## flow/design.v

```verilog
module FpCustomAddSub 
# (
	parameter	ManWidth	=	16,
	parameter	ExpWidth	=	6
)
(Rst_i,Clk_i,A_i,B_i,AddSub_i,Nd_i,Result_o,ResultValid_o);	
	function integer Log2;
	input integer value;
		begin
			Log2 = 0;
			while (value > 1) begin
				value   = value >> 1;
				Log2    = Log2 + 1;
			end
		end
	endfunction
	localparam	InOutWidth	=	1+ExpWidth+ManWidth;
	localparam	ExtManWidth	=	ManWidth+1;
	localparam	Stages	=	Log2(InOutWidth);
	input	Rst_i;
	input	Clk_i;
	input	[InOutWidth-1:0]	A_i;
	input	[InOutWidth-1:0]	B_i;
	input	AddSub_i;
	input	Nd_i;
	output	[InOutWidth-1:0]	Result_o;
	output	ResultValid_o;
	wire	signB	=	B_i[InOutWidth-1]^AddSub_i;
	wire	[InOutWidth-2:0]	absA	=	A_i[InOutWidth-2:0];
	wire	[InOutWidth-2:0]	absB	=	B_i[InOutWidth-2:0];
	reg		[InOutWidth-1:0]	muxA;
	reg		[InOutWidth-1:0]	muxB;
	reg	impliedA;
	reg	impliedB;
	reg	[InOutWidth-1:0]	muxAReg;
	reg	[InOutWidth-1:0]	muxBReg;
	reg	[ExpWidth-1:0]		expDiff;
	reg	addSubOrepation;
	wire	[ManWidth:0]	manA	=	{impliedA,	muxAReg[ManWidth-1:0]};
	wire	[ManWidth:0]	manB	=	{impliedB,	muxBReg[ManWidth-1:0]};
	reg	[ManWidth:0]	manANorm;
	reg	[ManWidth:0]	manBNorm;
	reg	addSubOrepationReg;
	reg	[ExtManWidth:0]	manSum;
	wire	[Stages-1:0]	distance;
	wire	[ExtManWidth+1:0]	dataArray	[0:Stages];
	wire	[Stages+1:0]	distanceR	=	{2'b00,distanceR1};
	reg		[ExtManWidth-1:0]	manSumReg;
	wire	[ExtManWidth-1:0]	normCMan	=	manSumReg	<<	distanceR1[Stages-1:0];	 
	reg	[ManWidth-1:0]	manC;
	reg	[ExpWidth-1:0]	expAPipe	[0:4];
	reg	[ExpWidth-1:0]	expC;
	reg	[4:0]	signC;
	reg	[8:0]	valid;
	assign  dataArray [0]	=	manSum;		
	assign	Result_o	=	{signC[4],expC,manC};
	assign	ResultValid_o	=	valid[4];
	always	@(*)	begin
		if	(absA<absB)	begin
			muxA	<=	{signB,absB};
			muxB	<=	{A_i[InOutWidth-1],absA};
		end	else	begin
			muxA	<=	{A_i[InOutWidth-1],absA};
			muxB	<=	{signB,absB};
		end 
	end
	always	@(posedge	Clk_i)	begin
		if	(muxA	[InOutWidth-2 -:ExpWidth]	==	8'h00)	begin	 
			impliedA	<=	1'b0;	 
		end	else	begin
			impliedA	<=	1'b1;	 
		end
		if	(muxB	[InOutWidth-2 -:ExpWidth]	==	8'h00)	begin	 
			impliedB	<=	1'b0;
		end	else	begin
			impliedB	<=	1'b1;
		end
		muxAReg	<=	muxA;
		muxBReg	<=	muxB;
		expDiff	<=	muxA[InOutWidth-2 -:ExpWidth]	-	muxB[InOutWidth-2 -:ExpWidth];	 
		addSubOrepation	<=	muxA[InOutWidth-1]	^	muxB[InOutWidth-1];	 
	end
	always	@(posedge	Clk_i)	begin
		manANorm	<=	manA;
		manBNorm	<=	manB	>>	expDiff;	 
		addSubOrepationReg <= addSubOrepation;
	end
	always	@(posedge	Clk_i)	begin
		if	(Rst_i)	begin
			manSum	<=	{ExtManWidth{1'b0}};
		end	else	if	(!addSubOrepationReg)	begin
			manSum	<=	{1'b0,	manANorm}	+	{1'b0,	manBNorm};
		end	else	begin
			manSum	<=	{1'b0,	manANorm}	-	{1'b0,	manBNorm};
		end
	end
	genvar	i;
	generate	
		for (i=0; i<Stages; i=i+1)	begin: searchMSB
			wire [ExtManWidth+1:0] dataIn;	
			wire [ExtManWidth+1:0] shitedDataOut;
			wire [ExtManWidth+1:0] dataOut;
			assign  dataIn = dataArray[i];
			wire    shiftDesired = ~|(dataIn[ExtManWidth+1:ExtManWidth+1-(1 << (Stages-1-i))]);
			assign  distance[(Stages-1-i)] = shiftDesired;		
			assign  shitedDataOut = dataIn << (1 << (Stages-1-i));	
			assign  dataOut = shiftDesired ? shitedDataOut : dataIn;	
			assign  dataArray[i+1] = dataOut;
		end
		reg	[Stages-1:0]	distanceR1;
		always	@(posedge	Clk_i)	begin
			distanceR1	<=	distance;
		end
	endgenerate	
	always	@(posedge	Clk_i)	begin
		manSumReg	<=	manSum	[ExtManWidth-1 -:ExtManWidth];
	end
	always	@(posedge	Clk_i)	begin
		if	(Rst_i)	begin
			manC	<=	{ManWidth{1'b0}};
		end	else	begin
			manC	<=	normCMan	[ExtManWidth-1 -:ManWidth];	 
		end
	end
	always	@(posedge	Clk_i)	begin	
		expAPipe[0]	<=	muxA[InOutWidth-2 -:ExpWidth];	 
		expAPipe[1]	<=	expAPipe[0];
		expAPipe[2]	<=	expAPipe[1];
		expAPipe[3]	<=	expAPipe[2];
		expAPipe[4]	<=	expAPipe[3];
	end
	always	@(posedge	Clk_i)	begin
		if	(&distanceR1)	begin
			expC	<=	{ExpWidth{1'b0}};
		end	else	begin
			if	(expAPipe[3]	>=	distanceR)	begin
				expC	<=	expAPipe[3]-distanceR+1;			 
			end	else	begin
				expC	<=	{{ExpWidth+1{1'b0}},1'b1};
			end
		end	
	end
	always	@(posedge	Clk_i)	begin
		signC	<=	{signC[3:0],	muxA[InOutWidth-1]};
	end
	always	@(posedge	Clk_i)	begin
		valid	<=	{valid[7:0],Nd_i};
	end	
endmodule
```

## flow/run.sh

```bash
#!/bin/bash
# the make line also repeats each setting of config.mk as NAME=value (left out here)
make -C /OpenROAD-flow-scripts/flow DESIGN_CONFIG=/design/flow/config.mk WORK_HOME=/design/flow/orfs CLKGATE_MAP_FILE= finish
```

## flow/config.mk

```make
export PLATFORM = sky130hd
export DESIGN_NAME = FpCustomAddSub
export DESIGN_NICKNAME = FpCustomAddSub
export VERILOG_FILES = /design/flow/design.v
export SDC_FILE = /design/flow/constraint.sdc
export NUM_CORES = 4
export LEC_CHECK = 0
export ABC_AREA = 1
export CAP_MARGIN = 0
export CORE_MARGIN = 2
export CORE_UTILIZATION = 68
export CTS_CLUSTER_DIAMETER = 150
export SETUP_SLACK_MARGIN = -0.18
export SLEW_MARGIN = 20
```

## flow/constraint.sdc

```tcl
create_clock -name core_clock -period 3.06 [get_ports {Clk_i}]
set_input_delay 0.6120 -clock core_clock [delete_from_list [all_inputs] [get_ports {Clk_i}]]
set_output_delay 0.6120 -clock core_clock [all_outputs]
set_load 0.01 [all_outputs]
```

==> changes_impl.md, run 1 <==
### Metrics

* CP startpoint: manBNorm[1]$_SDFF_PP0_
* Largest net degree at the start of global routing at 34
* Final Total Pwr at 8.91 mW
* Yosys synthesis chip area at ~7700 µm²
* Worst relative slew slack at 62.8%
* Synth cell count leaders: nand2_1 (273), dfxtp_1 (171), inv_1 (117)
* Initial antenna violation count at 0
* Die Y at 110 µm
* Internal at 5.47 mW
* Post-Synthesis Cell Area at 7670 µm²
* Number of cells on the critical path at 16
* Pwr Density at between 900 and 1000 nW/µm²
* Crit Reg-Reg Endpoint: manSum[15]$_SDFF_PP0_
* Clock Skew at about 7.6 ps
* Synth flops at ~170
* CP Data Required Time at between 3000 and 4000 ps
* WP data arrival at 3250 ps
* Slowest cell on crit path: ha_1
* Row count at 38
* # IOs at 74
* GRT Util Overall at approximately 29%
* Clock share of power at 23.5%
* Final antenna-violating net count at 0
* Worst Path Class, Setup: register to register
* WL final at 16.2 mm
* Dpl ws at -23.8 ps
* Clock root buffer: clkbuf_16
* Post-CTS Resized at 0
* Final hold slack at approximately 320 ps
* Reg2Reg Setup Slack at 110 ps
* Xor/xnor cell area share of the yosys netlist at roughly 2.3%
* Placed cell count at 1215
* Final setup viols at 0
* Post-route DRC at 0
* Register area at ~3400 µm²
* NumNets Final at 1199
* Most frequent CP cell: a21oi_1
* Final tally of hold violations at 0
* End point of the critical path: manSum[15]$_SDFF_PP0_
* CTS clock-pin slew for the worst setup and hold paths at 60 ps
* Num CTS Buffers at 17
* Hold_buf cts at 0
* Area share, top type at between 40 and 50%
* Reg2reg start: manBNorm[1]$_SDFF_PP0_
* Peak supply drop at 0.801 mV
* Post-CTS Setup Inserts at 0
* Detailed Place HPWL at 12.1 mm
* Top Consumer: combinational logic
* First-pass GRT wire length at 26.8 mm
* Clock sink count at 171
* Final Critical Period at 2950 ps
* WP buf/inv at 2
* Worst Tran Pin Value at 557 ps
* Clk latency of the worst-skew pair at 420 ps
* Initial DRT Pass Iterations at 5
* Min-Delay Endpoint: expAPipe[2][0]$_DFF_P_
* Worst path top cell family by delay: AND-OR/OR-AND gates
* Vias/cell at 5.36
* Synth Warn # at 2
* Post-synth top area cell: dfxtp_1
* Grt total ovfl at 0
* Power Combinational at 3.72 mW
* Comb area at 3680 µm²
* EDFF count, synth at 0
* Count of tool warnings at 32
* Worst stage delay on the critical path at approximately 320 ps
* Logic pwr share at 41.7%
* Avg Synthesized Cell Area at 7.57 µm²
* Startpoint Class: register
* Hold Path Class: register to register
* Yosys cell types at approximately 42
* F_max at 340 MHz
* Switching pwr at 3.44 mW
* Final non-filler cell total at roughly 1200
* Die area at approximately 12000 µm²
* # diodes at 0
* Die X at 110 µm
* Yosys simple share at a little over a fifth
* Status: finished clean
* Top comb family, area: simple AND/OR/NAND/NOR gates
* Core area at 10900 µm²
* Reg2reg path depth at 16
* FFs w/ async S/R, synth at 0%
* Worst Slack Setup Final at about 110 ps
* Fa+ha+maj area frac at under 10%
* Sw Ratio at 38.6%
* P_seq at 3.10 mW
* Fill cells at just over 700
* CTS tree: done
* P_clk at 2.10 mW
* Max Cap Viol at 0
* Number of global-route vias before repair at 6107
* GPL Wtd Cong at 0.939
* Gate Count Post-Synth at 1014
* Vias at 6685
* Buffer depth of the longest clock path at 2
* Critical Path End Type: register
* First-iteration detailed-routing DRC count at ~600
* Cell with the most instances after synthesis: nand2_1
* Ys flop type: dfxtp_1
* Fp util at 70.2%
* Port Buf Inserts at 73
* Slew Viols, Final at 0
* Syn_nets at 1119
* Cell Chain, Critical Path: inv_1 -> ha_1 -> nand3_1 -> nor3_1 -> or2_2 -> xor2_1 -> inv_1 -> ha_1 -> a21oi_1 -> o21ai_0 -> a21oi_1 -> nand2_1 -> a21oi_1 -> o21ai_0 -> o21ai_0 -> a21oi_1
* AO/OA Area Share at about 14%
* Hold Path Stages at 0
* Cycle use final at 96.2%
* Min-Delay Startpoint: expAPipe[1][0]$_DFF_P_
* Synth Seq Share at 44.6%
* P&R area growth vs syn at 19.7%
* Leakage power total at 4.37 nW
* Detail-routed net length per standard cell at about 13 µm
* Seq pwr share at a little over a third
* Largest cells by area: dfxtp_1 (45%), nand2_1 (13%), ha_1 (8.5%), o21ai_0 (7.2%), inv_1 (5.7%)
* CP Max Fanout at 5
* Mux frac, synth at 0.391%
* CTS HTree Levels at 4
* # Cells Yosys at 1014
* Utilization after layout at 84.0%
==> layer usage <==
layer,global-route usage [%],up-vias,part of all wire (%)
met5,0,-,0
met4,12.3,0,3.2
met3,6.58,43,5.3
met2,50.6,252,50
met1,33.2,2947,42
li1,-,3443,-
==> final cells by class <==
type / instances / area share (%)
flip-flops and latches: 171 / 37.3
clock inverters: 12 / 1.54
well taps: 140 / 1.91
multi-input cells: 693 / 40.0
repair buffers: 90 / 9.48
inverters: 121 / 4.94
clock buffers: 20 / 4.86
==> stage by stage <==
stage	cell area [µm²]	setup TNS (ps)
after floorplan	7670	0
after global placement	8600	0
after detailed placement	8600	-23.8
after CTS	9180	0
after global routing	9190	-274
final	9190	0
==> run 2: changes to the inputs <==
ABC_AREA = 0   (was 1)
CELL_PAD_IN_SITES_DETAIL_PLACEMENT = 2   (was unset)
CORE_MARGIN = 6   (was 2)
CORE_UTILIZATION = 40   (was 68)
CTS_CLUSTER_DIAMETER = unset   (was 150)
CTS_CLUSTER_SIZE = 96   (was unset)
GPL_ROUTABILITY_DRIVEN = 0   (was unset)
GPL_TIMING_DRIVEN = 0   (was unset)
MAX_ROUTING_LAYER = met5   (was unset)
MIN_ROUTING_LAYER = met2   (was unset)
PLACE_DENSITY_LB_ADDON = 0.08   (was unset)
SETUP_SLACK_MARGIN = 1.01   (was -0.18)
SLEW_MARGIN = 30   (was 20)
clock period = 3.68 ns   (was 3.06 ns; I/O delays follow)
==> changes_impl.md, run 2 <==
### Implementation results

* Area share, top type at 44.6% (about the same)
* Largest cells by area: dfxtp_1 (45%), ha_1 (8.5%), mux2i_1 (4.7%), nor2_1 (4.1%), xnor2_1 (3.3%)
* Clock sink count at 171 (unchanged)
* Row count at 50 (+32%)
* Yosys synthesis chip area at 7670 µm² (about the same)
* Die area at 22600 µm² (+86%)
* # Cells Yosys at 791 (-22%)
* Detailed Place HPWL at 18.6 mm (+54%)
* Yosys simple share at 13.4% (-8.6 points)
* Syn_nets at 896 (-20%)
* Buffer depth of the longest clock path at 2 (unchanged)
* Core area at 18800 µm² (+72%)
* CTS HTree Levels at 4 (unchanged)
* Mux frac, synth at 10.3% (+9.9 points)
* Port Buf Inserts at 73 (unchanged)
* Num CTS Buffers at 17 (unchanged)
* Dpl ws at -1060 ps (-1030 ps)
* Hold_buf cts at 0 (unchanged)
* Clock root buffer: clkbuf_16
* Synth Warn # at 2 (unchanged)
* FFs w/ async S/R, synth at 0% (unchanged)
* Fa+ha+maj area frac at 9.27% (about the same)
* Top comb family, area: AND-OR/OR-AND gates
* Xor/xnor cell area share of the yosys netlist at 4.00% (+1.7 points)
* Avg Synthesized Cell Area at 9.70 µm² (+28%)
* Die X at 150 µm (+37%)
* Halt Reason: [ERROR DPL-0033] detailed placement checks failed during check placement.
* Synth flops at 171 (unchanged)
* Fp util at 40.9% (-29 points)
* Cell with the most instances after synthesis: dfxtp_1
* Die Y at 150 µm (+37%)
* # IOs at 74 (unchanged)
* Yosys cell types at 65 (+55%)
* Post-synth top area cell: dfxtp_1
* EDFF count, synth at 0 (unchanged)
* Fail Step: 5_1_grt
* AO/OA Area Share at 14.2% (+0.20 points)
* Post-Synthesis Cell Area at 7670 µm² (about the same)
* Status: did not finish
* Ys flop type: dfxtp_1
* Synth Seq Share at 44.6% (about the same)
* Synth cell count leaders: dfxtp_1 (171), nor2_1 (84), ha_1 (52), inv_1 (52), a21oi_1 (49)
* Gate Count Post-Synth at 791 (-22%)
==> run 2: stage by stage <==
stage | instances | hold WS (ps) | cell area, µm² | power (mW) | util [%]
after global placement | 1098 | 310 | 8890 | 5.82 | 47.4
after CTS | 1193 | 326 | 10500 | 8.53 | 56.0
after detailed placement | 1098 | 313 | 8890 | 6.12 | 47.4
after floorplan | 791 | 310 | 7870 | 4.99 | -
==> run 2: repair_timing <==
item                                    CTS
endpoints found under the setup margin   66
pin swaps                                45
setup buffers                            63
gates resized                           270
==> run 3: changes to the inputs <==
ABC_AREA = 1   (was 0)
CAP_MARGIN = 20   (was 0)
CTS_CLUSTER_SIZE = unset   (was 96)
GPL_ROUTABILITY_DRIVEN = unset   (was 0)
MIN_ROUTING_LAYER = unset   (was met2)
PLACE_DENSITY_LB_ADDON = 0.23   (was 0.08)
SETUP_SLACK_MARGIN = unset   (was 1.01)
SLEW_MARGIN = 20   (was 30)
clock period = 3.84 ns   (was 3.68 ns; I/O delays follow)
==> changes_impl.md, run 3 <==
### Metrics

* Top Consumer: combinational logic
* Worst Tran Pin Value at 681 ps
* Worst Slack Setup Final at approximately 100 ps
* Max Cap Viol at 0
* Crit Reg-Reg Endpoint: manSum[14]$_SDFF_PP0_
* Detail-routed net length per standard cell at 27.4 µm
* Port Buf Inserts at 73 (unchanged)
* Synth Seq Share at 44.6% (about the same)
* P&R area growth vs syn at 21.2%
* Number of cells on the critical path at 17
* Slew Viols, Final at 0
* Power Combinational at 3.90 mW
* Syn_nets at 1119 (+25%)
* Worst relative slew slack at 54.1%
* Top comb family, area: simple AND/OR/NAND/NOR gates
* EDFF count, synth at 0 (unchanged)
* Worst stage delay on the critical path at about 480 ps
* Final tally of hold violations at 0
* Largest cells by area: dfxtp_1 (45%), nand2_1 (13%), ha_1 (8.5%), o21ai_0 (7.2%), inv_1 (5.7%)
* Worst Path Class, Setup: register to register
* Mux frac, synth at 0.391% (-9.9 points)
* Most frequent CP cell: nand2_1
* CTS HTree Levels at 4 (unchanged)
* Die area at 22700 µm² (about the same)
* Detailed Place HPWL at 25.0 mm (+35%)
* Reg2reg start: manBNorm[0]$_SDFF_PP0_
* Core area at 18800 µm² (unchanged)
* Synth cell count leaders: nand2_1 (273), dfxtp_1 (171), inv_1 (117)
* Vias/cell at 5.80
* Dpl ws at -81.5 ps (+975 ps)
* Yosys simple share at 21.9% (+8.6 points)
* Count of tool warnings at 30
* P_seq at 2.58 mW
* Fp util at 40.9% (about the same)
* Ys flop type: dfxtp_1
* Clock root buffer: clkbuf_16
* Fill cells at 2117
* P_clk at 1.81 mW
* Hold_buf cts at 0 (unchanged)
* Area share, top type at 44.6% (about the same)
* Setup TNS at 0 ps
* F_max at 267 MHz
* Final Total Pwr at 8.29 mW
* Reg2reg path depth at 17
* Switching pwr at 3.90 mW
* Num CTS Buffers at 17 (unchanged)
* Leakage power total at 4.34 nW
* Row count at 50 (unchanged)
* Fa+ha+maj area frac at 9.26% (about the same)
* Post-CTS Setup Inserts at 0 (-100%)
* CP startpoint: manBNorm[0]$_SDFF_PP0_
* Grt total ovfl at 0
* Min-Delay Endpoint: addSubOrepationReg$_DFF_P_
* End point of the critical path: manSum[14]$_SDFF_PP0_
* WL final at 37.1 mm
* Gate Count Post-Synth at 1014 (+28%)
* Logic pwr share at 47.0%
* Pwr Density at between 800 and 900 nW/µm²
* Final Critical Period at 3740 ps
* Reg2Reg Setup Slack at 100 ps
* Final setup viols at 0
* WP data arrival at 4080 ps
* Largest net degree at the start of global routing at 17
* Avg Synthesized Cell Area at 7.57 µm² (-22%)
* Worst path top cell family by delay: simple AND/OR/NAND/NOR gates
* First-pass GRT wire length at 56.0 mm
* Initial antenna violation count at 0
* Die Y at 151 µm (about the same)
* Vias at 7838
* # diodes at 0
* Synth Warn # at 2 (unchanged)
* First-iteration detailed-routing DRC count at 469
* Status: finished clean
* # IOs at 74 (unchanged)
* Critical Path End Type: register
* Post-route DRC at 0
* Post-Synthesis Cell Area at 7670 µm² (about the same)
* Clock Skew at 9.46 ps
* GRT Util Overall at 33.3%
* AO/OA Area Share at 14.0% (-0.20 points)
* Clk latency of the worst-skew pair at 450 ps
* Sw Ratio at 47.1%
* Min-Delay Startpoint: addSubOrepation$_DFF_P_
* Number of global-route vias before repair at 9254
* WP buf/inv at 3
* Startpoint Class: register
* Hold Path Stages at 0
* Cycle use final at a little over nine tenths
* Buffer depth of the longest clock path at 2 (unchanged)
* FFs w/ async S/R, synth at 0% (unchanged)
* NumNets Final at 1211
* CTS clock-pin slew for the worst setup and hold paths at roughly 70 ps
* CP Data Required Time at 4180 ps
* Yosys synthesis chip area at 7670 µm² (about the same)
* Cell Chain, Critical Path: ha_1 -> inv_1 -> fa_1 -> nand2_1 -> nand2_1 -> o21ai_1 -> o21ai_1 -> inv_1 -> nor2_1 -> nor2_1 -> inv_1 -> nand2_1 -> nand2_1 -> a21boi_0 -> nand2_1 -> nand2_1 -> nor2_1
* Synth flops at 171 (unchanged)
* Seq pwr share at 31.1%
* Final antenna-violating net count at 0
* CTS tree: done
* Clock share of power at about 22%
* Xor/xnor cell area share of the yosys netlist at 2.28% (-1.7 points)
* Die X at 151 µm (about the same)
* GPL Wtd Cong at 0.844
* Post-synth top area cell: dfxtp_1
* Initial DRT Pass Iterations at 5
* Internal at roughly 4.4 mW
* RSZ-0062 raised after global routing: false
* Cell with the most instances after synthesis: nand2_1
* # Cells Yosys at 1014 (+28%)
* Clock sink count at 171 (unchanged)
* Yosys cell types at 42 (-35%)
* CP Max Fanout at 4
* Hold Path Class: register to register
* Peak supply drop at between 0.3 and 0.4 mV
* Slowest cell on crit path: fa_1
-- run 3: what timing repair did --
action                     CTS  global route
pin swaps                    0             0
setup endpoints to repair    1             3
resized                      3             6
-- run 3: area by class of cell --
| cell class | instances | area [µm²] | share of cell area (%) |
|---|---|---|---|
| repair buffers | 73 | 731 | 7.85 |
| multi-input cells | 693 | 3690 | 39.7 |
| plain buffers | 29 | 125 | 1.34 |
| clock buffers | 17 | 425 | 4.57 |
| inverters | 121 | 454 | 4.88 |
| clock inverters | 14 | 158 | 1.69 |
| well taps | 234 | 293 | 3.15 |
| flip-flops and latches | 171 | 3420 | 36.8 |
-- run 3: routing by layer --
| metal | vias up | global-route usage (%) | part of all wire, % | wire, µm |
|---|---|---|---|---|
| met4 | 0 | 22.7 | 6.9 | 2580 |
| met5 | - | 0 | 0 | 0 |
| li1 | 3461 | - | - | - |
| met3 | 157 | 5.92 | 4.2 | 1570 |
| met2 | 313 | 62.6 | 53 | 19700 |
| met1 | 3907 | 32.7 | 36 | 13200 |
-- run 3: through the flow --
step	hold slack (ps)	utilization, %	instance area (µm²)	instances
6_report	331	49.6	9300	1352
5_1_grt	339	49.6	9300	1352
4_1_cts	335	49.5	9290	1352
3_5_place_dp	314	46.3	8700	1321
3_3_place_gp	310	46.3	8700	1321
2_1_floorplan	310	-	7670	1014
==> run 4: changes to the inputs <==
ABC_AREA = unset   (was 1)
CELL_PAD_IN_SITES_DETAIL_PLACEMENT = unset   (was 2)
CORE_MARGIN = 2   (was 6)
CORE_UTILIZATION = 68   (was 40)
CTS_CLUSTER_DIAMETER = 150   (was unset)
GPL_TIMING_DRIVEN = unset   (was 0)
MAX_ROUTING_LAYER = unset   (was met5)
PLACE_DENSITY_LB_ADDON = unset   (was 0.23)
SETUP_SLACK_MARGIN = -0.18   (was unset)
clock period = 3.26 ns   (was 3.84 ns; I/O delays follow)
==> changes_impl.md, run 4 <==
### Metrics

* Status: complete, but fails checks
* Layout check faults: negative setup slack
* Worst Slack Setup Final at -330 ps (-430 ps)
* Switching pwr at 3.97 mW (+1.7%)
* Final setup viols at 10 (+10)
* Peak supply drop at 1.11 mV (+220%)
* Final hold slack at 315 ps (-16.0 ps)
* Synth flops at 171 (unchanged)
* Core area at 10900 µm² (-42%)
* Top comb family, area: AND-OR/OR-AND gates
* Yosys synthesis chip area at 7670 µm² (about the same)
* Vias at 7091 (-9.5%)
* Die X at 110 µm (-27%)
* Sw Ratio at 40.6% (-6.5 points)
* Initial DRT Pass Iterations at 8 (+3)
* CTS tree: done
* Largest net degree at the start of global routing at 48 (+31)
* GPL Wtd Cong at 0.895 (+6.0%)
* Final antenna-violating net count at 0 (unchanged)
* Slew Viols, Final at 0 (unchanged)
* Detail-routed net length per standard cell at 21.5 µm (-22%)
* F_max at 279 MHz (+4.2%)
* WL final at 23.4 mm (-37%)
* Min-Delay Endpoint: signC[2]$_DFF_P_
* End point of the critical path: manSum[14]$_SDFF_PP0_
* CTS HTree Levels at 4 (unchanged)
* Vias/cell at 6.51 (+12%)
* Synth Warn # at 2 (unchanged)
* Port Buf Inserts at 73 (unchanged)
* Internal at 5.81 mW (+33%)
* Clk latency of the worst-skew pair at 440 ps (about the same)
* CP Max Fanout at 7 (+3)
* Cell Chain, Critical Path: nor4_4 -> nand3b_1 -> nor4_1 -> nor2_1 -> xnor2_1 -> ha_1 -> and4_1 -> nand2_2 -> buf_4 -> o31ai_1 -> a211oi_1 -> nor3_1
* WP buf/inv at 1 (-2)
* Die area at 12100 µm² (-46%)
* Reg2reg path depth at 12 (-5)
* CP Data Required Time at 3620 ps (-560 ps)
* Largest cells by area: dfxtp_1 (45%), ha_1 (8.5%), mux2i_1 (4.7%), nor2_1 (4.1%), xnor2_1 (3.3%)
* Detailed Place HPWL at 13.7 mm (-45%)
* Worst relative slew slack at 39.5% (-15 points)
* Worst Tran Pin Value at 906 ps (+224 ps)
* WP data arrival at 3950 ps (-130 ps)
* Final tally of hold violations at 0 (unchanged)
* Synth Seq Share at 44.6% (about the same)
* Fa+ha+maj area frac at 9.27% (about the same)
* EDFF count, synth at 0 (unchanged)
* Post-Synthesis Cell Area at 7670 µm² (about the same)
* Row count at 38 (-24%)
* Seq pwr share at 30.8% (-0.3 points)
* First-iteration detailed-routing DRC count at 821 (+75%)
* Initial antenna violation count at 1 (+1)
* Critical Path End Type: register
* Reg2reg start: manBNorm[6]$_SDFF_PP0_
* AO/OA Area Share at 14.2% (+0.20 points)
* NumNets Final at 1042 (-14%)
* Count of tool warnings at 34 (+13%)
* Clock Skew at 10.3 ps (+0.806 ps)
* Startpoint Class: register
* Post-route DRC at 0 (unchanged)
* Power Combinational at 4.82 mW (+24%)
* Grt total ovfl at 0 (unchanged)
* CTS clock-pin slew for the worst setup and hold paths at 70 ps (about the same)
* Cycle use final at 110% (+13 points)
* Hold_buf cts at 0 (unchanged)
* Crit Reg-Reg Endpoint: manSum[14]$_SDFF_PP0_
* # Cells Yosys at 791 (-22%)
* Final Critical Period at 3590 ps (-150 ps)
* P_seq at 3.01 mW (+17%)
* Fp util at 70.1% (+29 points)
* Yosys simple share at 13.4% (-8.6 points)
* Synth cell count leaders: dfxtp_1 (171), nor2_1 (84), ha_1 (52), inv_1 (52), a21oi_1 (49)
* Worst path top cell family by delay: simple AND/OR/NAND/NOR gates
* CP startpoint: manBNorm[6]$_SDFF_PP0_
* Final Total Pwr at 9.78 mW (+18%)
* Top Consumer: combinational logic
* Cell with the most instances after synthesis: dfxtp_1
* Avg Synthesized Cell Area at 9.70 µm² (+28%)
* Yosys cell types at 65 (+55%)
* Pwr Density at 988 nW/µm² (+11%)
* Syn_nets at 896 (-20%)
* Num CTS Buffers at 17 (unchanged)
* RSZ-0062 raised after global routing: true
* Min-Delay Startpoint: signC[1]$_DFF_P_
* Number of global-route vias before repair at 6810 (-26%)
* P&R area growth vs syn at 29.1%
* Reg2Reg Setup Slack at -330 ps (-430 ps)
* Max Cap Viol at 0 (unchanged)
* # IOs at 74 (unchanged)
* Clock root buffer: clkbuf_16
* Post-synth top area cell: dfxtp_1
* Clock sink count at 171 (unchanged)
* # diodes at 0 (unchanged)
* Worst stage delay on the critical path at 580 ps (+100 ps)
* Area share, top type at 44.6% (about the same)
* Leakage power total at 4.28 nW (-1.3%)
* Slowest cell on crit path: o31ai_1
* Hold Path Stages at 0 (unchanged)
* Mux frac, synth at 10.3% (+9.9 points)
* Xor/xnor cell area share of the yosys netlist at 4.00% (+1.7 points)
* Gate Count Post-Synth at 791 (-22%)
* P_clk at 1.95 mW (+8%)
* FFs w/ async S/R, synth at 0% (unchanged)
* Buffer depth of the longest clock path at 2 (unchanged)
* Logic pwr share at 49.2% (+2.2 points)
* First-pass GRT wire length at 32.7 mm (-42%)
* Ys flop type: dfxtp_1
* Hold Path Class: register to register
* Die Y at 110 µm (-27%)
* GRT Util Overall at 35.9% (+2.6 points)
* Worst Path Class, Setup: register to register
* Clock share of power at 20.0% (-1.8 points)
* Number of cells on the critical path at 12 (-5)
==> run 4: final cells by class <==
class	count	area [µm²]
Multi-Input combinational cell	535	4150
Sequential cell	171	3430
Timing Repair Buffer	160	1400
Fill cell	433	1030
Clock buffer	19	443
Inverter	52	195
Tap cell	140	175
Clock inverter	13	115
==> run 4: repair_timing <==
| item | in CTS | in global routing |
|---|---|---|
| endpoints found under the setup margin | 2 | 11 |
| gates resized | 20 | 31 |
| buffers inserted | 16 | 5 |
| gates cloned | 0 | 0 |
| pin swaps | 16 | 28 |
==> run 4: metrics by stage <==
stage          TNS (ps)  cell area, µm²  utilization, %  std cells  worst slack, ps
2_1_floorplan      -253            7680               -        791             -180
5_1_grt           -2580            9900            90.5       1090             -446
3_3_place_gp      -5020            8990            82.2       1044             -396
6_report          -1580            9900            90.5       1090             -330
4_1_cts            -821            9730            89.0       1089             -194
3_5_place_dp      -9190            8990            82.2       1044             -534
==> run 4: routing by layer <==
metal,GRT usage [%],part of all wire [%],vias to the layer above
met5,0,0,-
met4,25.2,7.7,0
met3,8.94,8.7,177
met2,63.9,49,513
met1,36.5,35,3325
li1,-,-,3076
==> run 5: changes to the inputs <==
CORE_UTILIZATION = 70   (was 68)
CTS_CLUSTER_DIAMETER = 212   (was 150)
CTS_CLUSTER_SIZE = 34   (was unset)
SETUP_SLACK_MARGIN = 0.99   (was -0.18)
clock period = 3.66 ns   (was 3.26 ns; I/O delays follow)
==> changes_impl.md, run 5 <==
### Metrics

* Met2 usage at 73.0% (+9.1 points)
* Comb area at 4540 µm² (+9.5%)
* Min-Delay Startpoint: impliedA$_DFF_P_
* CP Data Required Time at 4150 ps (+530 ps)
* Mux frac, synth at 10.3% (unchanged)
* Gate Count Post-Synth at 791 (unchanged)
* Worst path top cell family by delay: AND-OR/OR-AND gates
* Critical Path End Type: register
* Cell Chain, Critical Path: nor3_2 -> nand3b_1 -> nor2_1 -> nor2_1 -> xnor2_1 -> ha_2 -> a21o_1 -> a21o_1 -> a21o_1 -> a211oi_2 -> a21oi_2 -> o211a_1 -> or3_1 -> a21oi_1
* Num CTS Buffers at 17 (unchanged)
* Min-Delay Endpoint: manANorm[16]$_DFF_P_
* Buffer depth of the longest clock path at 2 (unchanged)
* Placed cell count at 1003 (-3.9%)
* Global Route met3 Usage at 12.9% (+3.9 points)
* EDFF count, synth at 0 (unchanged)
* Core area at 10700 µm² (-1.7%)
* First-pass GRT wire length at 38.3 mm (+17%)
* Top Consumer: combinational logic
* Switching pwr at 4.31 mW (+8.6%)
* WP buf/inv at 0 (-1)
* # IOs at 74 (unchanged)
* Detail-routed net length per standard cell at 29.3 µm (+36%)
* Worst Slack Setup Final at -798 ps (-468 ps)
* Pwr Density at 931 nW/µm² (-5.7%)
* F_max at 224 MHz (-19%)
* Startpoint Class: register
* WP data arrival at 4950 ps (+1000 ps)
* Worst relative slew slack at 28.3% (-11 points)
* Peak supply drop at 0.901 mV (-19%)
* Die area at 11800 µm² (-2.8%)
* Fill cells at 276 (-36%)
* Grt total ovfl at 0 (unchanged)
* Final setup viols at 6 (-4)
* Sw Ratio at 45.4% (+4.8 points)
* Layout check faults: negative setup slack
* Ys flop type: dfxtp_1
* Max Cap Viol at 0 (unchanged)
* First-iteration detailed-routing DRC count at 1386 (+69%)
* P_clk at 1.81 mW (-7%)
* End point of the critical path: manSum[17]$_SDFF_PP0_
* Row count at 38 (unchanged)
* Final Critical Period at 4460 ps (+868 ps)
* Vias/cell at 7.29 (+12%)
* Cell with the most instances after synthesis: dfxtp_1
* # Cells Yosys at 791 (unchanged)
* Synth cell count leaders: dfxtp_1 (171), nor2_1 (84), ha_1 (52), inv_1 (52), a21oi_1 (49)
* Slowest cell on crit path: xnor2_1
* Worst Path Class, Setup: register to register
* Cycle use final at 122% (+12 points)
* Synth Warn # at 2 (unchanged)
* GPL Wtd Cong at 0.949 (+6.1%)
* Die Y at 109 µm (-1.4%)
* Hold Path Class: register to register
* Reg2Reg Setup Slack at -800 ps (-470 ps)
* CTS HTree Levels at 4 (unchanged)
* Seq pwr share at 29.4% (-1.4 points)
* Post-synth top area cell: dfxtp_1
* Synth flops at 171 (unchanged)
* Fa+ha+maj area frac at 9.27% (unchanged)
* Status: complete, but fails checks
* Port Buf Inserts at 73 (unchanged)
* Logic pwr share at 51.6% (+2.4 points)
* Count of tool warnings at 35 (+2.9%)
* Clock share of power at 19.0% (-1.0 points)
* Dpl cell area at 8850 µm² (-1.6%)
* Yosys synthesis chip area at 7670 µm² (unchanged)
* RSZ-0062 raised after global routing: true
* GRT met1 Usage at 45.0% (+8.5 points)
* Worst Tran Pin Value at 1070 ps (+164 ps)
* Fp util at 71.4% (+1.2 points)
* Setup TNS at -3700 ps (-2120 ps)
* Clock Skew at 14.0 ps (+3.75 ps)
* Largest net degree at the start of global routing at 48 (unchanged)
* Crit Reg-Reg Endpoint: manSum[17]$_SDFF_PP0_
* CP Max Fanout at 4 (-3)
* CTS tree: done
* Hold Path Stages at 0 (unchanged)
* Initial DRT Pass Iterations at 9 (+1)
* Reg2reg start: manBNorm[0]$_SDFF_PP0_
* CP startpoint: manBNorm[0]$_SDFF_PP0_
* Yosys simple share at 13.4% (unchanged)
* Largest cells by area: dfxtp_1 (45%), ha_1 (8.5%), mux2i_1 (4.7%), nor2_1 (4.1%), xnor2_1 (3.3%)
* Avg Synthesized Cell Area at 9.70 µm² (unchanged)
* Gr busiest metal: met2
* Final tally of hold violations at 0 (unchanged)
* Leakage power total at 4.35 nW (+1.4%)
* # diodes at 0 (unchanged)
* Design Area, Final at 10200 µm² (+3.0%)
* Number of cells on the critical path at 14 (+2)
* Die X at 109 µm (-1.4%)
* CTS clock-pin slew for the worst setup and hold paths at 80 ps (about the same)
* Yosys cell types at 65 (unchanged)
* Synth Seq Share at 44.6% (unchanged)
* Area share, top type at 44.6% (unchanged)
* Post-Synthesis Cell Area at 7670 µm² (unchanged)
* Vias at 7834 (+10%)
* Clock root buffer: clkbuf_8
* Reg2reg path depth at 14 (+2)
* Internal at 5.19 mW (-11%)
* Clock sink count at 171 (unchanged)
* FFs w/ async S/R, synth at 0% (unchanged)
* GRT Util Overall at 43.3% (+7.5 points)
* Final antenna-violating net count at 0 (unchanged)
* Detailed Place HPWL at 13.6 mm (-0.33%)
* Worst stage delay on the critical path at 650 ps (+70 ps)
* Final non-filler cell total at 1074 (-1.5%)
* NumNets Final at 1026 (-1.5%)
* Number of global-route vias before repair at 7336 (+7.7%)
* P&R area growth vs syn at 32.9%
* Most frequent CP cell: a21o_1
* WL final at 31.4 mm (+34%)
* Xor/xnor cell area share of the yosys netlist at 4.00% (unchanged)
* Post-route DRC at 0 (unchanged)
* Power Combinational at 4.90 mW (+2%)
* Syn_nets at 896 (unchanged)
* Top comb family, area: AND-OR/OR-AND gates
* AO/OA Area Share at 14.2% (unchanged)
* Initial antenna violation count at 1 (unchanged)
* P_seq at 2.79 mW (-7.3%)
* Clk latency of the worst-skew pair at 570 ps (+130 ps)
* Slew Viols, Final at 0 (unchanged)
* Register area at 3430 µm² (+0.15%)
## run 5: cell type report
| class | count | area share [%] |
|---|---|---|
| clock buffers | 17 | 4.06 |
| clock inverters | 15 | 1.67 |
| inverters | 52 | 2.16 |
| multi-input cells | 535 | 44.6 |
| flip-flops and latches | 171 | 33.7 |
| well taps | 140 | 1.72 |
| repair buffers | 144 | 12.2 |
## run 5: timing repair
item                                    in CTS  in global routing
endpoints found under the setup margin      53                 40
pin swaps                                   57                 38
hold buffers                                 0                  0
setup buffers                               27                 12
endpoints found under the hold margin        0                  0
gates resized                              184                 64
## run 5: metal layers
| layer | up-vias | routed length [µm] |
|---|---|---|
| li1 | 3046 | - |
| met1 | 3572 | 9860 |
| met2 | 832 | 13700 |
| met3 | 382 | 4130 |
| met4 | 2 | 3650 |
| met5 | - | 66 |
## run 5: stage by stage
step	setup slack [ps]	hold WS, ps	power (mW)	util, %
2_1_floorplan	374	310	5.02	-
3_3_place_gp	16.5	310	5.77	82.4
3_5_place_dp	-84.5	312	5.97	82.4
4_1_cts	347	323	8.16	91.7
5_1_grt	-830	321	9.77	94.9
6_report	-798	326	9.49	94.9
==> run 6: changes to the inputs <==
ABC_AREA = 1   (was unset)
CAP_MARGIN = 0   (was 20)
CELL_PAD_IN_SITES_DETAIL_PLACEMENT = 0   (was unset)
CELL_PAD_IN_SITES_GLOBAL_PLACEMENT = 0   (was unset)
CORE_UTILIZATION = 68   (was 70)
CTS_CLUSTER_DIAMETER = 92   (was 212)
CTS_CLUSTER_SIZE = 84   (was 34)
MAX_ROUTING_LAYER = met5   (was unset)
SETUP_SLACK_MARGIN = unset   (was 0.99)
SLEW_MARGIN = 5   (was 20)
TNS_END_PERCENT = 85   (was unset)
clock period = 3.23 ns   (was 3.66 ns; I/O delays follow)
==> changes_impl.md, run 6 <==
### Metrics

* Yosys cell types at 42 (-35%)
* Number of cells on the critical path at 17 (+3)
* Final antenna-violating net count at 0 (unchanged)
* Grt total ovfl at 0 (unchanged)
* Utilization after layout at 83.9% (-11 points)
* Register area at 3420 µm² (-0.22%)
* Die Y at 110 µm (+1.4%)
* Peak supply drop at 0.762 mV (-15%)
* Area share, top type at 44.6% (about the same)
* Final Critical Period at 2970 ps (-1480 ps)
* # diodes at 0 (unchanged)
* Row count at 38 (unchanged)
* Detailed Place HPWL at 12.3 mm (-9.7%)
* P_clk at 2.02 mW (+12%)
* Hold Path Stages at 0 (unchanged)
* Worst relative slew slack at 60.4% (+32 points)
* Cell Chain, Critical Path: inv_1 -> ha_1 -> nand3_1 -> nor3_1 -> nand2_1 -> inv_1 -> nand3_1 -> inv_1 -> a41oi_1 -> xor2_1 -> ha_1 -> inv_1 -> nor3_4 -> nand4_1 -> o221ai_1 -> o21ai_0 -> a21oi_1
* Final setup viols at 0 (-6)
* Max Cap Viol at 0 (unchanged)
* Post-CTS Setup Inserts at 0 (-100%)
* P_seq at 2.95 mW (+6%)
* Initial antenna violation count at 0 (-1)
* Buffer depth of the longest clock path at 2 (unchanged)
* WP data arrival at 3330 ps (-1620 ps)
* Mux frac, synth at 0.391% (-9.9 points)
* Hold_buf cts at 0 (unchanged)
* F_max at 336 MHz (+50%)
* Count of tool warnings at 32 (-8.6%)
* Min-Delay Startpoint: addSubOrepation$_DFF_P_
* Clock root buffer: clkbuf_16
* Vias at 6721 (-14%)
* Port Buf Inserts at 73 (unchanged)
* CP Data Required Time at 3580 ps (-570 ps)
* GRT Util Overall at 30.1% (-13 points)
* Reg2Reg Setup Slack at 260 ps (+1050 ps)
* Fa+ha+maj area frac at 9.26% (about the same)
* WP buf/inv at 4 (+4)
* Fp util at 70.2% (-1.2 points)
* # Cells Yosys at 1014 (+28%)
* Startpoint Class: register
* Number of global-route vias before repair at 6285 (-14%)
* Num CTS Buffers at 17 (unchanged)
* CP Max Fanout at 4 (unchanged)
* Critical Path End Type: register
* CTS clock-pin slew for the worst setup and hold paths at 60 ps (-20 ps)
* Slew Viols, Final at 0 (unchanged)
* Worst stage delay on the critical path at 330 ps (-320 ps)
* Crit Reg-Reg Endpoint: manSum[17]$_SDFF_PP0_
* Slowest cell on crit path: dfxtp_1
* CTS HTree Levels at 4 (unchanged)
* Clk latency of the worst-skew pair at 430 ps (-140 ps)
* Clock share of power at 23.7% (+4.7 points)
* FFs w/ async S/R, synth at 0% (unchanged)
* Leakage power total at 4.36 nW (+0.30%)
* AO/OA Area Share at 14.0% (-0.20 points)
* Fill cells at 695 (+150%)
* Seq pwr share at 34.6% (+5.2 points)
* Largest cells by area: dfxtp_1 (45%), nand2_1 (13%), ha_1 (8.5%), o21ai_0 (7.2%), inv_1 (5.7%)
* Yosys simple share at 21.9% (+8.6 points)
* Xor/xnor cell area share of the yosys netlist at 2.28% (-1.7 points)
* Setup TNS at 0 ps (+3700 ps)
* NumNets Final at 1196 (+17%)
* CP startpoint: manBNorm[0]$_SDFF_PP0_
* EDFF count, synth at 0 (unchanged)
* Avg Synthesized Cell Area at 7.57 µm² (-22%)
* Die area at 12200 µm² (+2.9%)
* Detail-routed net length per standard cell at 13.6 µm (-53%)
* Worst path top cell family by delay: simple AND/OR/NAND/NOR gates
* Post-CTS Resized at 0 (-100%)
* End point of the critical path: manSum[17]$_SDFF_PP0_
* Sw Ratio at 39.0% (-6.4 points)
* First-pass GRT wire length at 28.2 mm (-26%)
* Design Area, Final at 9170 µm² (-10%)
* Power Combinational at 3.56 mW (-27%)
* Syn_nets at 1119 (+25%)
* Die X at 110 µm (+1.4%)
* Synth cell count leaders: nand2_1 (273), dfxtp_1 (171), inv_1 (117)
* Synth Warn # at 2 (unchanged)
* Core area at 10900 µm² (+1.8%)
* Top Consumer: combinational logic
* Final tally of hold violations at 0 (unchanged)
* WL final at 16.9 mm (-46%)
* Reg2reg start: manBNorm[0]$_SDFF_PP0_
* Cycle use final at 92.1% (-30 points)
* Reg2reg path depth at 17 (+3)
* Final Total Pwr at 8.53 mW (-10%)
* CTS tree: done
* Clock Skew at 7.67 ps (-6.36 ps)
* # IOs at 74 (unchanged)
* Comb area at 3690 µm² (-19%)
* Status: finished clean
* Internal at 5.20 mW (+0.31%)
* Yosys synthesis chip area at 7670 µm² (about the same)
* Post-synth top area cell: dfxtp_1
* Clock sink count at 171 (unchanged)
* Post-Synthesis Cell Area at 7670 µm² (about the same)
* Synth Seq Share at 44.6% (about the same)
* Top comb family, area: simple AND/OR/NAND/NOR gates
* Switching pwr at 3.32 mW (-23%)
* GPL Wtd Cong at 0.898 (-5.4%)
* Worst Path Class, Setup: register to register
* Min-Delay Endpoint: addSubOrepationReg$_DFF_P_
* Post-route DRC at 0 (unchanged)
* P&R area growth vs syn at 19.5%
* Cell with the most instances after synthesis: nand2_1
* Logic pwr share at 41.8% (-9.8 points)
* Ys flop type: dfxtp_1
* Vias/cell at 5.40 (-26%)
* Hold Path Class: register to register
* Initial DRT Pass Iterations at 5 (-4)
* Most frequent CP cell: inv_1
* Gate Count Post-Synth at 1014 (+28%)
* Worst Tran Pin Value at 593 ps (-477 ps)
* Synth flops at 171 (unchanged)
* Largest net degree at the start of global routing at 34 (-29%)
* Dpl cell area at 8560 µm² (-3.3%)
* Pwr Density at 930 nW/µm² (-0.19%)
* First-iteration detailed-routing DRC count at 537 (-61%)
==> run 6: per-stage QoR <==
stage                     cells  hold WS (ps)  setup WS (ps)
final                      1244           323            256
after global routing       1244           329          -23.9
after CTS                  1244           326            194
after detailed placement   1212           312           56.1
after global placement     1212           310            137
after floorplan            1014           310            618
==> run 6: area by class of cell <==
| cell class | instances | share of cell area, % |
|---|---|---|
| timing repair buffer | 87 | 9.11 |
| sequential | 171 | 37.3 |
| clock inverter | 12 | 1.53 |
| inverter | 121 | 4.95 |
| tap | 140 | 1.91 |
| multi-input combinational | 693 | 40.2 |
| clock buffer | 20 | 4.98 |
==> run 6: metal layers <==
layer / global-route usage, % / share of wire [%]
met2: 52.2 / 50
met4: 15.2 / 3.7
met3: 6.88 / 5.0
met5: 0 / 0
met1: 34.8 / 42
==> run 7: changes to the inputs <==
ABC_AREA = 0   (was 1)
CAP_MARGIN = 20   (was 0)
CELL_PAD_IN_SITES_DETAIL_PLACEMENT = 2   (was 0)
CELL_PAD_IN_SITES_GLOBAL_PLACEMENT = unset   (was 0)
CORE_MARGIN = 6   (was 2)
CORE_UTILIZATION = 40   (was 68)
CTS_CLUSTER_DIAMETER = unset   (was 92)
CTS_CLUSTER_SIZE = unset   (was 84)
GPL_TIMING_DRIVEN = 0   (was unset)
PLACE_DENSITY_LB_ADDON = 0.08   (was unset)
SLEW_MARGIN = 30   (was 5)
TNS_END_PERCENT = unset   (was 85)
clock period = 6.56 ns   (was 3.23 ns; I/O delays follow)
==> changes_impl.md, run 7 <==
### Metrics

* Synth Seq Share at 44.6% (about the same)
* GRT Util Overall at 23.5% (-6.6 points)
* Detailed Place HPWL at 18.4 mm (+50%)
* Grt total ovfl at 0 (unchanged)
* Startpoint Class: input pin
* Avg Synthesized Cell Area at 9.70 µm² (+28%)
* # diodes at 0 (unchanged)
* Hold Path Class: register to register
* P&R area growth vs syn at 21.0%
* Clock share of power at 22.3% (-1.4 points)
* Final antenna-violating net count at 0 (unchanged)
* Area share, top type at 44.6% (about the same)
* Largest net degree at the start of global routing at 17 (-50%)
* Post-Synthesis Cell Area at 7670 µm² (about the same)
* Gate Count Post-Synth at 791 (-22%)
* Cell Chain, Critical Path: clkdlybuf4s50_1 -> inv_1 -> ha_1 -> buf_2 -> and4_1 -> nand4_1 -> a2111oi_4 -> nor2_4 -> buf_2 -> buf_2 -> and3_1 -> nor2_1 -> ha_1 -> o21ai_1 -> mux2i_1 -> a2111oi_2
* Setup TNS at 0 ps (unchanged)
* Slew Viols, Final at 0 (unchanged)
* Top comb family, area: AND-OR/OR-AND gates
* FFs w/ async S/R, synth at 0% (unchanged)
* Max Cap Viol at 0 (unchanged)
* P_seq at 1.47 mW (-50%)
* End point of the critical path: expDiff[4]$_DFF_P_
* Min-Delay Endpoint: signC[2]$_DFF_P_
* EDFF count, synth at 0 (unchanged)
* Yosys simple share at 13.4% (-8.6 points)
* Post-synth top area cell: dfxtp_1
* F_max at 195 MHz
* Die X at 150 µm (+37%)
* CTS HTree Levels at 4 (unchanged)
* Synth Warn # at 2 (unchanged)
* WP buf/inv at 5 (+1)
* Clock root buffer: clkbuf_16
* Mux frac, synth at 10.3% (+9.9 points)
* Final setup viols at 0 (unchanged)
* Met3 wire len at 678 µm (-20%)
* Syn_nets at 896 (-20%)
* GPL Wtd Cong at 0.892 (-0.68%)
* Largest cells by area: dfxtp_1 (45%), ha_1 (8.5%), mux2i_1 (4.7%), nor2_1 (4.1%), xnor2_1 (3.3%)
* Worst Path Class, Setup: input pin to register
* Row count at 50 (+32%)
* Final Critical Period at 5120 ps
* Cycle use final at 78.1% (-14 points)
* Worst Tran Pin Value at 852 ps (+260 ps)
* Worst path top cell family by delay: buffers and inverters
* Seq pwr share at 32.9% (-1.7 points)
* M1 WL at 9.61 mm (+36%)
* Pwr Density at 481 nW/µm² (-48%)
* First-iteration detailed-routing DRC count at 234 (-56%)
* Fp util at 40.9% (-29 points)
* Fill cells at 1976 (+180%)
* Synth flops at 171 (unchanged)
* Clock Skew at 11.6 ps (+3.98 ps)
* Post-CTS Setup Inserts at 0 (unchanged)
* Sw Ratio at 39.9% (+0.92 points)
* Yosys synthesis chip area at 7670 µm² (about the same)
* Slowest cell on crit path: a2111oi_4
* Top Consumer: combinational logic
* NumNets Final at 988 (-17%)
* Synth cell count leaders: dfxtp_1 (171), nor2_1 (84), ha_1 (52), inv_1 (52), a21oi_1 (49)
* Logic pwr share at 44.8% (+3.0 points)
* Worst Slack Setup Final at 1440 ps (+1180 ps)
* Count of tool warnings at 30 (-6.3%)
* Min-Delay Startpoint: signC[1]$_DFF_P_
* Peak supply drop at 0.225 mV (-70%)
* Hold Path Stages at 0 (unchanged)
* # IOs at 74 (unchanged)
* Most frequent CP cell: buf_2
* WL met2 at 14.3 mm (+71%)
* Yosys cell types at 65 (+55%)
* Num CTS Buffers at 17 (unchanged)
* Hold_buf cts at 0 (unchanged)
* Vias at 6312 (-6.1%)
* Power Combinational at 2.00 mW (-44%)
* Final tally of hold violations at 0 (unchanged)
* Internal at 2.68 mW (-48%)
* Core area at 18800 µm² (+72%)
* CP Max Fanout at 10 (+6)
* CTS clock-pin slew for the worst setup and hold paths at 70 ps (about the same)
* Status: finished clean
* CP Data Required Time at 6890 ps (+3310 ps)
* Clk latency of the worst-skew pair at 440 ps (about the same)
* CTS tree: done
* # Cells Yosys at 791 (-22%)
* WP data arrival at 5450 ps (+2120 ps)
* Comb area at 3920 µm² (+6.3%)
* Port Buf Inserts at 73 (unchanged)
* Number of global-route vias before repair at 7418 (+18%)
* Dpl ws at 1060 ps (+999 ps)
* Register area at 3420 µm² (unchanged)
* Reg2Reg Setup Slack at 2220 ps (+1960 ps)
* Buffer depth of the longest clock path at 2 (unchanged)
* Die area at 22600 µm² (+86%)
* CP startpoint: B_i[20]
* RSZ-0062 raised after global routing: false
* Die Y at 150 µm (+37%)
* Critical Path End Type: register
* Final Total Pwr at 4.47 mW (-48%)
* Vias/cell at 5.59 (+3.4%)
* Crit Reg-Reg Endpoint: manSum[10]$_SDFF_PP0_
* Xor/xnor cell area share of the yosys netlist at 4.00% (+1.7 points)
* Post-route DRC at 0 (unchanged)
* Leakage power total at 3.86 nW (-11%)
* P_clk at 995 µW (-51%)
* Switching pwr at 1.78 mW (-46%)
* Reg2reg start: addSubOrepationReg$_DFF_P_
* Initial antenna violation count at 0 (unchanged)
* Post-CTS Resized at 0 (unchanged)
* Clock sink count at 171 (unchanged)
* DR top layer: met4
* Initial DRT Pass Iterations at 4 (-1)
* Fa+ha+maj area frac at 9.27% (about the same)
* Number of cells on the critical path at 16 (-1)
* Cell with the most instances after synthesis: dfxtp_1
* AO/OA Area Share at 14.2% (+0.20 points)
* Detail-routed net length per standard cell at 22.8 µm (+67%)
* First-pass GRT wire length at 40.9 mm (+45%)
* Final hold slack at 327 ps (+4.02 ps)
* Worst relative slew slack at 43.0% (-17 points)
* Reg2reg path depth at 13 (-4)
* Worst stage delay on the critical path at 620 ps (+290 ps)
* Ys flop type: dfxtp_1
* WL final at 25.8 mm (+52%)
==> run 7: area by class of cell <==
cell class | count | area share (%)
multi-input cells | 535 | 42.3
flip-flops and latches | 171 | 36.9
repair buffers | 73 | 7.88
clock buffers | 21 | 5.07
well taps | 234 | 3.16
inverters | 52 | 2.10
plain buffers | 33 | 1.42
clock inverters | 11 | 1.21
==> run 7: stage by stage <==
stage	utilization [%]	cells	instance area (µm²)
after floorplan	-	791	7670
after global placement	46.3	1098	8690
after detailed placement	46.3	1098	8690
after CTS	49.4	1130	9280
after global routing	49.4	1130	9280
final	49.4	1130	9280
==> run 7: per-layer routing <==
| layer | track usage [%] | vias to the layer above |
|---|---|---|
| li1 | - | 2973 |
| met5 | 0 | - |
| met3 | 3.94 | 66 |
| met4 | 12.2 | 0 |
| met2 | 45.9 | 148 |
| met1 | 23.5 | 3125 |
==> run 8: changes to the inputs <==
ABC_AREA = 1   (was 0)
CAP_MARGIN = 0   (was 20)
CELL_PAD_IN_SITES_DETAIL_PLACEMENT = unset   (was 2)
CORE_MARGIN = 2   (was 6)
CORE_UTILIZATION = 68   (was 40)
CTS_CLUSTER_DIAMETER = 150   (was unset)
GPL_TIMING_DRIVEN = unset   (was 0)
MAX_ROUTING_LAYER = unset   (was met5)
PLACE_DENSITY_LB_ADDON = unset   (was 0.08)
SETUP_SLACK_MARGIN = 0.83   (was unset)
SLEW_MARGIN = 20   (was 30)
clock period = 2.89 ns   (was 6.56 ns; I/O delays follow)
==> changes_impl.md, run 8 <==
### Implementation results

* Status: did not finish
* Fail Step: 5_1_grt
* Halt Reason: [ERROR DPL-0038] Utilization greater than 100%, impossible to legalize
* Post-synth top area cell: dfxtp_1
* Top comb family, area: simple AND/OR/NAND/NOR gates
* Ys flop type: dfxtp_1
* Clock root buffer: clkbuf_16
* Row count at 38 (-24%)
* Detailed Place HPWL at 13.0 mm (-29%)
* Die Y at 110 µm (-27%)
* Yosys simple share at 21.9% (+8.6 points)
* Synth Warn # at 2 (unchanged)
* Avg Synthesized Cell Area at 7.57 µm² (-22%)
* AO/OA Area Share at 14.0% (-0.20 points)
* # Cells Yosys at 1014 (+28%)
* Xor/xnor cell area share of the yosys netlist at 2.28% (-1.7 points)
* Hold_buf cts at 0 (unchanged)
* Gate Count Post-Synth at 1014 (+28%)
* Post-Synthesis Cell Area at 7670 µm² (about the same)
* Cell with the most instances after synthesis: nand2_1
* Dpl ws at -151 ps (-1210 ps)
* Fp util at 70.2% (+29 points)
* Buffer depth of the longest clock path at 2 (unchanged)
* GPL Wtd Cong at 0.928 (+4.1%)
* Num CTS Buffers at 17 (unchanged)
* Synth Seq Share at 44.6% (about the same)
* FFs w/ async S/R, synth at 0% (unchanged)
* Syn_nets at 1119 (+25%)
* Fa+ha+maj area frac at 9.26% (about the same)
* Largest cells by area: dfxtp_1 (45%), nand2_1 (13%), ha_1 (8.5%), o21ai_0 (7.2%), inv_1 (5.7%)
* Port Buf Inserts at 73 (unchanged)
* Synth cell count leaders: nand2_1 (273), dfxtp_1 (171), inv_1 (117)
* CTS HTree Levels at 4 (unchanged)
* Die X at 110 µm (-27%)
* Yosys synthesis chip area at 7670 µm² (about the same)
* Mux frac, synth at 0.391% (-9.9 points)
* Synth flops at 171 (unchanged)
* Clock sink count at 171 (unchanged)
* Area share, top type at 44.6% (about the same)
* # IOs at 74 (unchanged)
* Core area at 10900 µm² (-42%)
* Die area at 12200 µm² (-46%)
* EDFF count, synth at 0 (unchanged)
* Yosys cell types at 42 (-35%)
==> run 8: timing repair <==
action | CTS
pin swaps | 74
gates cloned | 1
setup endpoints to repair | 67
gates resized | 256
buffers inserted | 48
==> run 8: metrics by stage <==
step / cell area, µm² / util, % / instances / hold slack, ps / TNS [ps]
after global placement: 9000 / 82.3 / 1225 / 310 / -42.3
after floorplan: 7990 / - / 1014 / 310 / 0
after CTS: 10300 / 94.2 / 1306 / 323 / 0
after detailed placement: 9000 / 82.3 / 1225 / 312 / -405
==> run 9: changes to the inputs <==
CAP_MARGIN = 20   (was 0)
CTS_CLUSTER_DIAMETER = 178   (was 150)
CTS_CLUSTER_SIZE = 15   (was unset)
SETUP_SLACK_MARGIN = 0.8   (was 0.83)
clock period = 2.69 ns   (was 2.89 ns; I/O delays follow)
==> changes_impl.md, run 9 <==
### Implementation results

* Status: did not finish
* Fail Step: 4_1_cts
* Halt Reason: [ERROR DPL-0033] detailed placement checks failed during check placement.
* Syn_nets at 1119 (unchanged)
* Dpl ws at -302 ps (-150 ps)
* Synth Warn # at 2 (unchanged)
* Yosys synthesis chip area at 7670 µm² (unchanged)
* Ys flop type: dfxtp_1
* Detailed Place HPWL at 14.0 mm (+8.1%)
* Mux frac, synth at 0.391% (unchanged)
* Fa+ha+maj area frac at 9.26% (unchanged)
* Yosys simple share at 21.9% (unchanged)
* Post-Synthesis Cell Area at 7670 µm² (unchanged)
* FFs w/ async S/R, synth at 0% (unchanged)
* Die area at 12200 µm² (unchanged)
* Port Buf Inserts at 73 (unchanged)
* Placed cell count at 1270 (+3.7%)
* Cell with the most instances after synthesis: nand2_1
* Fp util at 70.2% (unchanged)
* Area share, top type at 44.6% (unchanged)
* Xor/xnor cell area share of the yosys netlist at 2.28% (unchanged)
* Post-synth top area cell: dfxtp_1
* Core area at 10900 µm² (unchanged)
* Avg Synthesized Cell Area at 7.57 µm² (unchanged)
* Largest cells by area: dfxtp_1 (45%), nand2_1 (13%), ha_1 (8.5%), o21ai_0 (7.2%), inv_1 (5.7%)
* # Cells Yosys at 1014 (unchanged)
* # IOs at 74 (unchanged)
* AO/OA Area Share at 14.0% (unchanged)
* Die Y at 110 µm (unchanged)
* Row count at 38 (unchanged)
* Synth cell count leaders: nand2_1 (273), dfxtp_1 (171), inv_1 (117)
* EDFF count, synth at 0 (unchanged)
* Synth Seq Share at 44.6% (unchanged)
* Synth flops at 171 (unchanged)
* Gate Count Post-Synth at 1014 (unchanged)
* Yosys cell types at 42 (unchanged)
* Die X at 110 µm (unchanged)
* Top comb family, area: simple AND/OR/NAND/NOR gates
* GPL Wtd Cong at 0.911 (-1.9%)
==> run 9: per-stage QoR <==
step	total power, mW	cell area, µm²
3_3_place_gp	7.91	9370
3_5_place_dp	8.11	9370
2_1_floorplan	6.76	8090
==> run 10: changes to the inputs <==
ABC_AREA = unset   (was 1)
CORE_UTILIZATION = 57   (was 68)
CTS_CLUSTER_DIAMETER = unset   (was 178)
CTS_CLUSTER_SIZE = unset   (was 15)
SETUP_SLACK_MARGIN = -0.16   (was 0.8)
clock period = 2.19 ns   (was 2.69 ns; I/O delays follow)
==> changes_impl.md, run 10 <==
### Metrics

* Detail-routed net length per standard cell at 16.8 µm
* WP data arrival at 3660 ps
* CTS tree: done
* First-pass GRT wire length at 30.8 mm
* Die X at 120 µm (+8.9%)
* Syn_nets at 896 (-20%)
* Reg2reg start: manBNorm[0]$_SDFF_PP0_
* Post-route DRC at 0
* Die Y at 120 µm (+8.9%)
* Min-Delay Startpoint: B_i[5]
* Final non-filler cell total at 1182
* Yosys simple share at 13.4% (-8.6 points)
* EDFF count, synth at 0 (unchanged)
* First-iteration detailed-routing DRC count at 499
* Cell Chain, Critical Path: inv_2 -> ha_4 -> nand2b_4 -> or4_4 -> nor2b_4 -> xnor2_2 -> ha_1 -> a21o_1 -> o32ai_4 -> a211oi_4 -> o21bai_4 -> a21oi_2 -> o211a_1 -> or3_1 -> a21oi_2
* Grt total ovfl at 0
* Worst stage delay on the critical path at 440 ps
* Post-Synthesis Cell Area at 7670 µm² (about the same)
* Min-Delay Endpoint: muxAReg[5]$_DFF_P_
* Power Combinational at 7.86 mW
* Area share, top type at 44.6% (about the same)
* Fp util at 58.1% (-12 points)
* Xor/xnor cell area share of the yosys netlist at 4.00% (+1.7 points)
* Buffer depth of the longest clock path at 2
* Top Consumer: combinational logic
* Vias at approximately 6500
* Detailed Place HPWL at 14.0 mm (-0.26%)
* Placed cell count at 1133 (-11%)
* Max Cap Viol at 0
* Number of cells on the critical path at 15
* FFs w/ async S/R, synth at 0% (unchanged)
* Pwr Density at 1400 nW/µm²
* Clock sink count at 171
* Synth cell count leaders: dfxtp_1 (171), nor2_1 (84), ha_1 (52), inv_1 (52), a21oi_1 (49)
* Slowest cell on crit path: or4_4
* Avg Synthesized Cell Area at 9.70 µm² (+28%)
* Final antenna-violating net count at 0
* Final Total Pwr at approximately 15 mW
* # diodes at 0
* Clock Skew at between 6 and 7 ps
* Ys flop type: dfxtp_1
* P&R area growth vs syn at 42.8%
* Reg2reg path depth at 15
* Count of tool warnings at 35
* Slew Viols, Final at 0
* Final tally of hold violations at 0
* CP startpoint: manBNorm[0]$_SDFF_PP0_
* Switching pwr at roughly 5.6 mW
* WL final at 19.9 mm
* CTS clock-pin slew for the worst setup and hold paths at about 60 ps
* Leakage power total at 4.77 nW
* Vias/cell at roughly 5.5
* Most frequent CP cell: a21oi_2
* Worst Slack Setup Final at -1100 ps
* Initial DRT Pass Iterations at 6
* Cycle use final at 150%
* Worst path top cell family by delay: AND-OR/OR-AND gates
* F_max at 304 MHz
* Fill cells at 761
* CP Max Fanout at 2
* Yosys cell types at 65 (+55%)
* Clock share of power at 20.2%
* Crit Reg-Reg Endpoint: manSum[17]$_SDFF_PP0_
* Initial antenna violation count at 0
* Reg2Reg Setup Slack at -1100 ps
* Synth Seq Share at 44.6% (about the same)
* Startpoint Class: register
* Seq pwr share at between 20 and 30%
* Cell with the most instances after synthesis: dfxtp_1
* P_seq at roughly 4.4 mW
* End point of the critical path: manSum[17]$_SDFF_PP0_
* Synth Warn # at 2 (unchanged)
* Clk latency of the worst-skew pair at 430 ps
* Synth flops at 171 (unchanged)
* Logic pwr share at between 50 and 60%
* Fa+ha+maj area frac at 9.27% (about the same)
* Utilization after layout at 83.0%
* Hold Path Stages at 2
* AO/OA Area Share at 14.2% (+0.20 points)
* Yosys synthesis chip area at 7670 µm² (about the same)
* Sw Ratio at 36.6%
* Worst Path Class, Setup: register to register
* Layout check faults: negative setup slack
* Peak supply drop at 0.737 mV
* GPL Wtd Cong at 0.882 (-3.2%)
* Final Critical Period at 3290 ps
* Row count at 42 (+11%)
* Top comb family, area: AND-OR/OR-AND gates
* Hold_buf cts at 0
* Core area at 13200 µm² (+21%)
* Worst relative slew slack at roughly 54%
* Largest cells by area: dfxtp_1 (45%), ha_1 (8.5%), mux2i_1 (4.7%), nor2_1 (4.1%), xnor2_1 (3.3%)
* Worst Tran Pin Value at 690 ps
* CTS HTree Levels at 4
* Critical Path End Type: register
* Die area at 14400 µm² (+19%)
* Final setup viols at 32
* Mux frac, synth at 10.3% (+9.9 points)
* Clock root buffer: clkbuf_16
* Internal at 9.72 mW
* NumNets Final at 1099
* Status: complete, but fails checks
* Port Buf Inserts at 73 (unchanged)
* P_clk at 3.10 mW
* Num CTS Buffers at 17
* GRT Util Overall at between 20% and 30%
* # Cells Yosys at 791 (-22%)
* # IOs at 74 (unchanged)
* Largest net degree at the start of global routing at 50
* CP Data Required Time at 2550 ps
* Gate Count Post-Synth at 791 (-22%)
* Post-synth top area cell: dfxtp_1
* Number of global-route vias before repair at 6424
* WP buf/inv at 1
* Hold Path Class: input pin to register
* RSZ-0062 raised after global routing: true
[run 10: layer usage]
metal	wire length, µm	vias up	track usage (%)
li1	-	3197	-
met5	0	-	0
met2	10100	193	48.5
met3	691	46	4.47
met1	8520	3113	32.8
met4	543	0	9.26
[run 10: stage by stage]
stage | TNS, ps | area (µm²) | hold slack, ps | setup WS, ps
2_1_floorplan | -14780 | 8040 | 310 | -917
3_3_place_gp | -51950 | 9750 | 310 | -1260
3_5_place_dp | -56360 | 9750 | 312 | -1360
5_1_grt | -13910 | 11000 | 257 | -1180
6_report | -10750 | 11000 | 255 | -1100
4_1_cts | -10830 | 10700 | 256 | -985
[run 10: repair_timing]
item	in CTS	in global routing
endpoints found under the setup margin	58	36
resized	191	52
pin swaps	56	24
setup buffers	14	8
[run 10: layout make-up]
class | instances | area [µm²] | share of cell area, %
clock inverter | 14 | 188 | 1.71
inverter | 52 | 228 | 2.08
multi-input combinational | 535 | 4650 | 42.4
sequential | 171 | 3430 | 31.3
timing repair buffer | 217 | 1820 | 16.6
tap | 176 | 220 | 2.01
clock buffer | 17 | 425 | 3.88
Power is estimated from default activity; no workload was simulated.
